// mat_mul
module mat_mul #
	(
        parameter integer DIM_LOG = 2,     
        parameter integer DIM = 2**DIM_LOG,
        parameter integer SIZE = DIM*DIM,
        parameter integer SIZE_LOG = 2*DIM_LOG,
        parameter integer DATA_WIDTH = 32
    )
    (
		input wire  s00_axi_aclk,
		input wire  s00_axi_aresetn,
		output wire  s00_axis_tready,
		input wire [DATA_WIDTH-1 : 0] s00_axis_tdata,
		input wire  s00_axis_tlast,
        input wire  s00_axis_tvalid,
		output wire  m00_axis_tvalid,
        output wire [DATA_WIDTH-1 : 0] m00_axis_tdata,
        output wire [(DATA_WIDTH/8)-1 : 0] m00_axis_tstrb,
        output wire  m00_axis_tlast,
        input wire  m00_axis_tready,
        input wire sel,
        input wire start
    );
clock: 6.58 ns
lec_check: 0
abc_area: 0
cap_margin: 20
core_margin: 2
core_utilization: 20
gpl_routability_driven: 1
hold_slack_margin: 0.05
place_density_lb_addon: 0.03
setup_slack_margin: 0.07
slew_margin: 20
run.sh (not shown) runs the stock make flow with config.mk's settings and CLKGATE_MAP_FILE=.
The first run finished but failed the layout checks on negative setup slack.
Change:
Settings changed: ABC_AREA 0 to 1, CORE_UTILIZATION 20 to 70, CTS_CLUSTER_SIZE from default to 90, GPL_ROUTABILITY_DRIVEN 1 to default, HOLD_SLACK_MARGIN 0.05 to default, PLACE_DENSITY_LB_ADDON 0.03 to default, SETUP_SLACK_MARGIN 0.07 to default.
Clock period 6.58 ns to 4.8 ns, I/O delays scaled along.
After rerunning:
- The new run completed, yet does not pass: negative setup slack
- register-to-register slack degrades by 1300 ps
- non-clock buffer count goes up by 27
- setup slack degrades by 1300 ps
- core utilization goes up by 56 points
- global-route usage goes up by 22 points
Change:
Settings changed: ABC_AREA 1 to 0, CORE_UTILIZATION 70 to 72.
Clock period 4.8 ns to 5.9 ns, I/O delays scaled along.
Outcome: The changed run produced a layout that fails on negative setup slack; via count went down by about a fifth; non-clock buffer count went down by 67; final area went down by a few percent; core utilization went up by 1.7 points; synthesized cell count went down by a quarter to a third.
Change:
Settings changed: ABC_AREA 0 to default, CTS_CLUSTER_SIZE 90 to 25, PLACE_DENSITY_LB_ADDON from default to 0.02, SETUP_SLACK_MARGIN from default to 2.77.
Clock period 5.9 ns to 9.58 ns, I/O delays scaled along.
Result:
- The changed run produced a clean layout
- clock-buffer cell count went up by 14
- area after synthesis is unchanged
- cell count went down by 1.2%
- non-clock buffer count went down by 91
- worst setup slack is better by 3500 ps
- routed wire length went up by about 1.9%
- design area is about the same

---

Starting RTL as in the previous note.
export LEC_CHECK = 0
export ABC_AREA = 1
export CAP_MARGIN = 20
export CORE_MARGIN = 2
export CORE_UTILIZATION = 72
export CTS_CLUSTER_SIZE = 90
export PLACE_DENSITY_LB_ADDON = 0.06
export SLEW_MARGIN = 20
create_clock -name core_clock -period 5.09 [get_ports {s00_axi_aclk}]
The first run completed and failed the layout checks on setup timing.
Change:
Settings changed: ABC_AREA 1 to unset, CORE_UTILIZATION 72 to 40, CTS_CLUSTER_SIZE 90 to unset, PLACE_DENSITY set to 0.6, PLACE_DENSITY_LB_ADDON 0.06 to unset.
Clock period 5.09 ns to 8.65 ns, I/O delays scaled along.
=> This time the run ran to the end with no violations; maximum frequency came out lower by 13%; global-route usage came out lower by 17 points; final cell count came out lower by 16%; synthesized area came out lower by 4.8%; via count came out lower by 28%.
Change:
Settings changed: CORE_UTILIZATION 40 to 69.
Clock period 8.65 ns to 5.38 ns, I/O delays scaled along.
=> The changed run finished but failed the layout checks on setup timing. Global-route usage came out higher by 18 points. Register-to-register slack degrades by 2.4 ns. Wire length goes up by about 9%. Area after synthesis stays the same. Worst setup slack loses 2.4 ns. Clock-buffer cell count is lower by 13. First-iteration DRC count grows by about 65%. Hold slack gets better by 0.034 ns. Final cell count went down by 13%.

---

## alpha
Starting RTL as in the previous note.
clock: 15.0 ns
lec_check: 0
abc_area: 0
cap_margin: 10
core_margin: 2
core_utilization: 34
gpl_routability_driven: 1
hold_slack_margin: 0.05
place_density_lb_addon: 0.13
setup_slack_margin: 0.07
slew_margin: 5
In summary, alpha completed successfully, with a layout that passed the timing, DRC and antenna checks.
diff inputs: alpha => beta
Settings: SETUP_SLACK_MARGIN now 1.27, was 0.07; PLACE_DENSITY_LB_ADDON now 0.03, was 0.13; CORE_UTILIZATION now 72, was 34; SLEW_MARGIN now 20, was 5; ABC_AREA now 1, was 0; CAP_MARGIN now 20, was 10; CTS_CLUSTER_SIZE now 56, previously not set; the clock period (ns, I/O delays scaled along) now 4.88, was 15.0.
==> results <==
- beta finished every stage; the final checks, however, were not passed, the failures being negative setup slack.
- beta against alpha: worst slack on hold paths climbed 76 ps.
- The run showing the smaller area after synthesis is alpha.
--- input diff beta..gamma ---
Settings: swapping 56 for 53 in CTS_CLUSTER_SIZE; swapping 0.05 for 0.29 in HOLD_SLACK_MARGIN; putting TNS_END_PERCENT at 5 where nothing was set; swapping 1.27 for 1.38 in SETUP_SLACK_MARGIN; swapping 4.88 for 4.8 in the clock period (ns, I/O delays scaled along).
Results
In gamma the implementation ran to completion but is not tape-out ready, as the final checks report negative setup slack. On insertion delay to the later sink of the worst-skew pair, gamma and beta are neck and neck. beta -> gamma: final HPWL from detailed placement increased slightly. Side by side, layout overhead on the synthesized area turned out lower in gamma than in beta. In gamma, the count of instances resized after the clock tree is built came out about 9% below the value in beta. The lower final net count came out of gamma.

---

mat_mul again, from the RTL that the note above started with.
export LEC_CHECK = 0
export ABC_AREA = 1
export CAP_MARGIN = 20
export CORE_ASPECT_RATIO = 1.35
export CORE_MARGIN = 2
export CORE_UTILIZATION = 72
export CTS_CLUSTER_DIAMETER = 66
export PLACE_DENSITY = 0.6
export SLEW_MARGIN = 0
create_clock -name core_clock -period 4.8 [get_ports {s00_axi_aclk}]
The baseline produced a layout that fails on setup timing.
Edit:
- ABC_AREA: 1 -> 0
- CORE_ASPECT_RATIO: 1.35 -> not set
- CTS_CLUSTER_DIAMETER: 66 -> not set
- CTS_CLUSTER_SIZE: not set -> 53
- GPL_ROUTABILITY_DRIVEN: not set -> 1
- HOLD_SLACK_MARGIN: not set -> 0.29
- PLACE_DENSITY: 0.6 -> not set
- PLACE_DENSITY_LB_ADDON: not set -> 0.03
- SETUP_SLACK_MARGIN: not set -> 1.38
- TNS_END_PERCENT: not set -> 5
Result:
- The changed run ran to the end with violations: setup timing
- synthesized cell count went down by about 36%
- critical path depth does not change
- maximum frequency went down by about 3.6%
- area after synthesis went down by 4.8%
Edit:
- CTS_CLUSTER_DIAMETER: not set -> 223
- CTS_CLUSTER_SIZE: 53 -> not set
- GPL_ROUTABILITY_DRIVEN: 1 -> not set
- HOLD_SLACK_MARGIN: 0.29 -> not set
- PLACE_DENSITY: not set -> 0.6
- PLACE_DENSITY_LB_ADDON: 0.03 -> not set
- SETUP_SLACK_MARGIN: 1.38 -> 1.04
- SLEW_MARGIN: 0 -> 20
- TNS_END_PERCENT: 5 -> not set
- clock period: 4.8 -> 5.68 ns (I/O delays scaled with it)
What happened:
- The changed run finished but failed the layout checks on setup timing
- core utilization is lower by 0.89 points
- area after synthesis is unchanged
- worst hold slack is better by 0.0050 ns
- clock skew goes up by 0.0051 ns
Edit:
- ABC_AREA: 0 -> not set
- CORE_UTILIZATION: 72 -> 67
- CTS_CLUSTER_DIAMETER: 223 -> not set
- CTS_CLUSTER_SIZE: not set -> 25
- SETUP_SLACK_MARGIN: 1.04 -> not set
- clock period: 5.68 -> 9.58 ns (I/O delays scaled with it)
=>
- This time the run ran to the end with no violations
- synthesized area is unchanged
- via count falls by about 14%
- final cell count goes down by 3.2%
Edit:
- ABC_AREA: not set -> 1
- CORE_ASPECT_RATIO: not set -> 1.46
- CORE_UTILIZATION: 67 -> 72
- CTS_CLUSTER_SIZE: 25 -> not set
- clock period: 9.58 -> 5.38 ns (I/O delays scaled with it)
Result: The changed run finished but failed the layout checks on setup timing; setup slack is worse by 2.9 ns; die area falls by about 2.2%; final area climbs by 7.3%; sequential cell count does not change; maximum frequency grows by 19%; wire length came out higher by 14%; sequential share of layout area came out lower by 3.9 points.

---

## wip/indigo
The RTL this note starts from:
==> flow/design.v <==
`timescale 1ns / 1ps
module mat_mul #
	(
        parameter integer DIM_LOG = 2,     
        parameter integer DIM = 2**DIM_LOG,
        parameter integer SIZE = DIM*DIM,
        parameter integer SIZE_LOG = 2*DIM_LOG,
        parameter integer DATA_WIDTH = 32
    )
    (
		input wire  s00_axi_aclk,
		input wire  s00_axi_aresetn,
		output wire  s00_axis_tready,
		input wire [DATA_WIDTH-1 : 0] s00_axis_tdata,
		input wire  s00_axis_tlast,
        input wire  s00_axis_tvalid,
		output wire  m00_axis_tvalid,
        output wire [DATA_WIDTH-1 : 0] m00_axis_tdata,
        output wire [(DATA_WIDTH/8)-1 : 0] m00_axis_tstrb,
        output wire  m00_axis_tlast,
        input wire  m00_axis_tready,
        input wire sel,
        input wire start
    );
	reg busy;               
	reg item_done;          
	reg matrix_done;        
	reg start_transfer;     
	reg transfer;           
	reg last_transfer;      
	reg mac_enable;         
    reg [DATA_WIDTH-1 : 0] mem_A [0 : SIZE-1];  
    reg [DATA_WIDTH-1 : 0] mem_B [0 : SIZE-1];  
    reg [DATA_WIDTH-1 : 0] mem_R [0 : SIZE-1];  
    reg [DATA_WIDTH-1 : 0] mat_A;    
    reg [DATA_WIDTH-1 : 0] mat_B;    
    reg [DATA_WIDTH-1 : 0] mat_R;    
    reg [SIZE_LOG-1 : 0] addr_stream_in;     
    reg [SIZE_LOG-1 : 0] addr_stream_out;    
    wire [SIZE_LOG-1 : 0] addr_A;    
    wire [SIZE_LOG-1 : 0] addr_B;    
    reg [SIZE_LOG-1 : 0] addr_R;     
    reg [DIM_LOG-1 : 0] row_cnt;     
    reg [DIM_LOG-1 : 0] col_cnt;     
    reg [DIM_LOG-1 : 0] tmp_cnt;     
    wire [DATA_WIDTH-1 : 0] mad;     
    reg [DATA_WIDTH-1 : 0] mac;      
    assign s00_axis_tready = !busy && !transfer && !start_transfer;  
    always @ (posedge s00_axi_aclk) begin
        if (!s00_axi_aresetn || s00_axis_tlast)
            addr_stream_in <= 0;
        else if (s00_axis_tready && s00_axis_tvalid)  
            addr_stream_in <= addr_stream_in + 1 ;  
    end
    always @ (posedge s00_axi_aclk) begin 
        if (!busy && !transfer && !start_transfer && s00_axis_tready && s00_axis_tvalid && !sel)  
            mem_A [addr_stream_in] <= s00_axis_tdata;
        if (busy)  
            mat_A <= mem_A [addr_A];
    end
    always @ (posedge s00_axi_aclk) begin
        if (!busy && !transfer && !start_transfer && s00_axis_tready && s00_axis_tvalid && sel)  
            mem_B [addr_stream_in] <= s00_axis_tdata;
        if (busy)  
            mat_B <= mem_B [addr_B];
    end
    assign m00_axis_tstrb = 4'hf;    
    assign m00_axis_tdata = mat_R;        
    assign m00_axis_tlast = last_transfer;        
    assign m00_axis_tvalid = transfer;       
    wire load_R = start_transfer || (transfer && m00_axis_tready && !last_transfer);
    always @ (posedge s00_axi_aclk) begin
        if (!s00_axi_aresetn || busy )  
            addr_stream_out <= 0;
        else if (load_R)  
            addr_stream_out <= addr_stream_out + 1 ;  
    end
    always @ (posedge s00_axi_aclk) begin
        if (!s00_axi_aresetn)
            start_transfer <= 0;
        else
            start_transfer <= matrix_done ;  
    end
    always @ (posedge s00_axi_aclk) begin
        if (!s00_axi_aresetn || (last_transfer && m00_axis_tready) )  
            transfer <= 0;
        else if (start_transfer)  
            transfer <= 1;
    end
    always @ (posedge s00_axi_aclk) begin
        if (!s00_axi_aresetn)
            last_transfer <= 0;
        else if (load_R)
            last_transfer <= (addr_stream_out == SIZE - 1) ;
        else if (transfer && m00_axis_tready)
            last_transfer <= 0;  
    end
    always @ (posedge s00_axi_aclk) begin
        if (item_done)  
            mem_R [addr_R] <= mad;  
        if (load_R)  
            mat_R <= mem_R [addr_stream_out];
    end
    always @ (posedge s00_axi_aclk) begin
        if (!s00_axi_aresetn || matrix_done )  
            busy <= 0;
        else if (start)  
            busy <= 1'b1;
    end
    always @ (posedge s00_axi_aclk) begin
        if (!s00_axi_aresetn)
            item_done <= 0;
        else
            item_done <= (tmp_cnt == DIM - 1) ;  
    end
    always @ (posedge s00_axi_aclk) begin
        if (!s00_axi_aresetn)
            matrix_done <= 0;
        else
            matrix_done <= (col_cnt == DIM-1) && (row_cnt == DIM-1) && (tmp_cnt == DIM-1) ;  
    end
    always @ (posedge s00_axi_aclk) begin
        if (!s00_axi_aresetn || (tmp_cnt == DIM ) || start )  
            tmp_cnt <= 0;
        else if (busy)  
            tmp_cnt <= tmp_cnt + 1;
    end
    always @ (posedge s00_axi_aclk) begin
        if (!s00_axi_aresetn || col_cnt==DIM && tmp_cnt==DIM || start )  
            col_cnt <= 0;
        else if (tmp_cnt==DIM -1 && col_cnt<DIM)  
            col_cnt <= col_cnt + 1;
    end
    always @ (posedge s00_axi_aclk) begin
        if (!s00_axi_aresetn || row_cnt==DIM && col_cnt==DIM && tmp_cnt==DIM || start )  
            row_cnt <= 0;
        else if (tmp_cnt==DIM -1 && col_cnt==DIM-1 && row_cnt<DIM)  
            row_cnt <= row_cnt + 1;
    end
    assign addr_A = row_cnt * DIM + tmp_cnt ;  
    assign addr_B = tmp_cnt * DIM + col_cnt ;  
    always @ (posedge s00_axi_aclk) begin
        if (!s00_axi_aresetn || start)
            addr_R <= 0;
        else if (item_done)  
            addr_R <= addr_R + 1;  
    end
    assign mad = mat_A * mat_B + mac;
    always @ (posedge s00_axi_aclk) begin
       if (!s00_axi_aresetn || item_done || start )  
           mac <= 0;
       else if (mac_enable)
           mac <= mad ;  
    end
    always @ (posedge s00_axi_aclk) begin
       if (!s00_axi_aresetn)
           mac_enable <= 0;
       else
           mac_enable <= busy ;  
    end
endmodule
export LEC_CHECK = 0
export CAP_MARGIN = 20
export CELL_PAD_IN_SITES_DETAIL_PLACEMENT = 1
export CELL_PAD_IN_SITES_GLOBAL_PLACEMENT = 1
export CORE_MARGIN = 2
export CORE_UTILIZATION = 30
export CTS_CLUSTER_SIZE = 25
export GPL_ROUTABILITY_DRIVEN = 1
export GPL_TIMING_DRIVEN = 0
export MIN_ROUTING_LAYER = met2
export PLACE_DENSITY_LB_ADDON = 0.12
export SLEW_MARGIN = 20
export TNS_END_PERCENT = 40
create_clock -name core_clock -period 6.76 [get_ports {s00_axi_aclk}]
STATUS run=wip/indigo STAGES=ALL_DONE FINAL_CHECKS=FAILED CAUSE=setup timing
The inputs of wip/cedar differ from those of wip/indigo as listed below.
Settings: a deleted MIN_ROUTING_LAYER that had been met2; a deleted GPL_ROUTABILITY_DRIVEN that had been 1; a deleted TNS_END_PERCENT that had been 40; a change of CORE_UTILIZATION from 30 to 40; a deleted CELL_PAD_IN_SITES_DETAIL_PLACEMENT that had been 1; an added PLACE_DENSITY of 0.6; a deleted CTS_CLUSTER_SIZE that had been 25; a deleted CELL_PAD_IN_SITES_GLOBAL_PLACEMENT that had been 1; a deleted GPL_TIMING_DRIVEN that had been 0; a deleted PLACE_DENSITY_LB_ADDON that had been 0.12; an added SETUP_SLACK_MARGIN of 2.55; a change of the clock period (ns, I/O delays scaled along) from 6.76 to 8.65.
==> results <==
wip/cedar: done, clean on timing, DRC and antenna. Die span in y in wip/cedar is 13% lower than in wip/indigo. Summary of wip/cedar over wip/indigo: peak per-stage delay on the critical path decreased by 0.07 ns relative to the old numbers; global-route total usage across every layer lost 8.6 points. Cell depth of the worst setup path (wip/cedar / wip/indigo): 0.929. wip/cedar vs wip/indigo on minimum setup slack among reg-to-reg paths: wip/cedar is the higher one. Going from wip/indigo to wip/cedar, largest fanout on the critical path shrinks by 9. Comparing wip/indigo against wip/cedar, there is no change at all in Yosys chip area. The critical-path cell with the highest stage delay comes out fa_2 in one run and fa_1 in the other, namely in wip/indigo and wip/cedar respectively.
### wip/cedar -> wip/amber
Settings: SETUP_SLACK_MARGIN removed (was 2.55); the clock period (ns, I/O delays scaled along) changed from 8.65 to 5.61.
==> results <==
Comparing wip/amber and wip/cedar, the higher count of clock buffers in the final design is on wip/cedar. The sequential share of layout area reported for wip/amber is greater than that of wip/cedar by 0.38 points. Summary of the comparison: share of the clock period used by the worst path is higher in wip/amber, relative to wip/cedar. wip/amber vs wip/cedar — number of buffers added by the clock tree synthesis step climbed slightly. wip/amber drops fewer vias than wip/cedar. Critical path depth in wip/amber is about 4% below wip/cedar. wip/amber: flow complete, layout not clean; failing: setup timing. The smallest setup slack after layout of wip/amber falls short of that of wip/cedar by 3.06 ns.
[inputs] wip/ember vs wip/amber
Settings: ABC_AREA now 1, previously not set; CORE_UTILIZATION now 72, was 40; CTS_CLUSTER_DIAMETER now 66, previously not set; the clock period (ns, I/O delays scaled along) now 5.51, was 5.61.
### Flow results
- Not one of wip/amber and wip/ember finished clean.
- Cmp wip/ember and wip/amber / sequential fraction of total cell area / lower: wip/ember
- wip/ember: number of ordinary and repair buffers in the finished layout higher than wip/amber
- Compared with wip/amber, in wip/ember initial antenna violation count climbed 1, number of synthesized flops with an enable pin essentially unchanged, cell area reported after detailed placement went up, minimum setup slack among reg-to-reg paths picked up an extra 0.16 ns.
- wip/ember: worst endpoint data arrival time lower than wip/amber
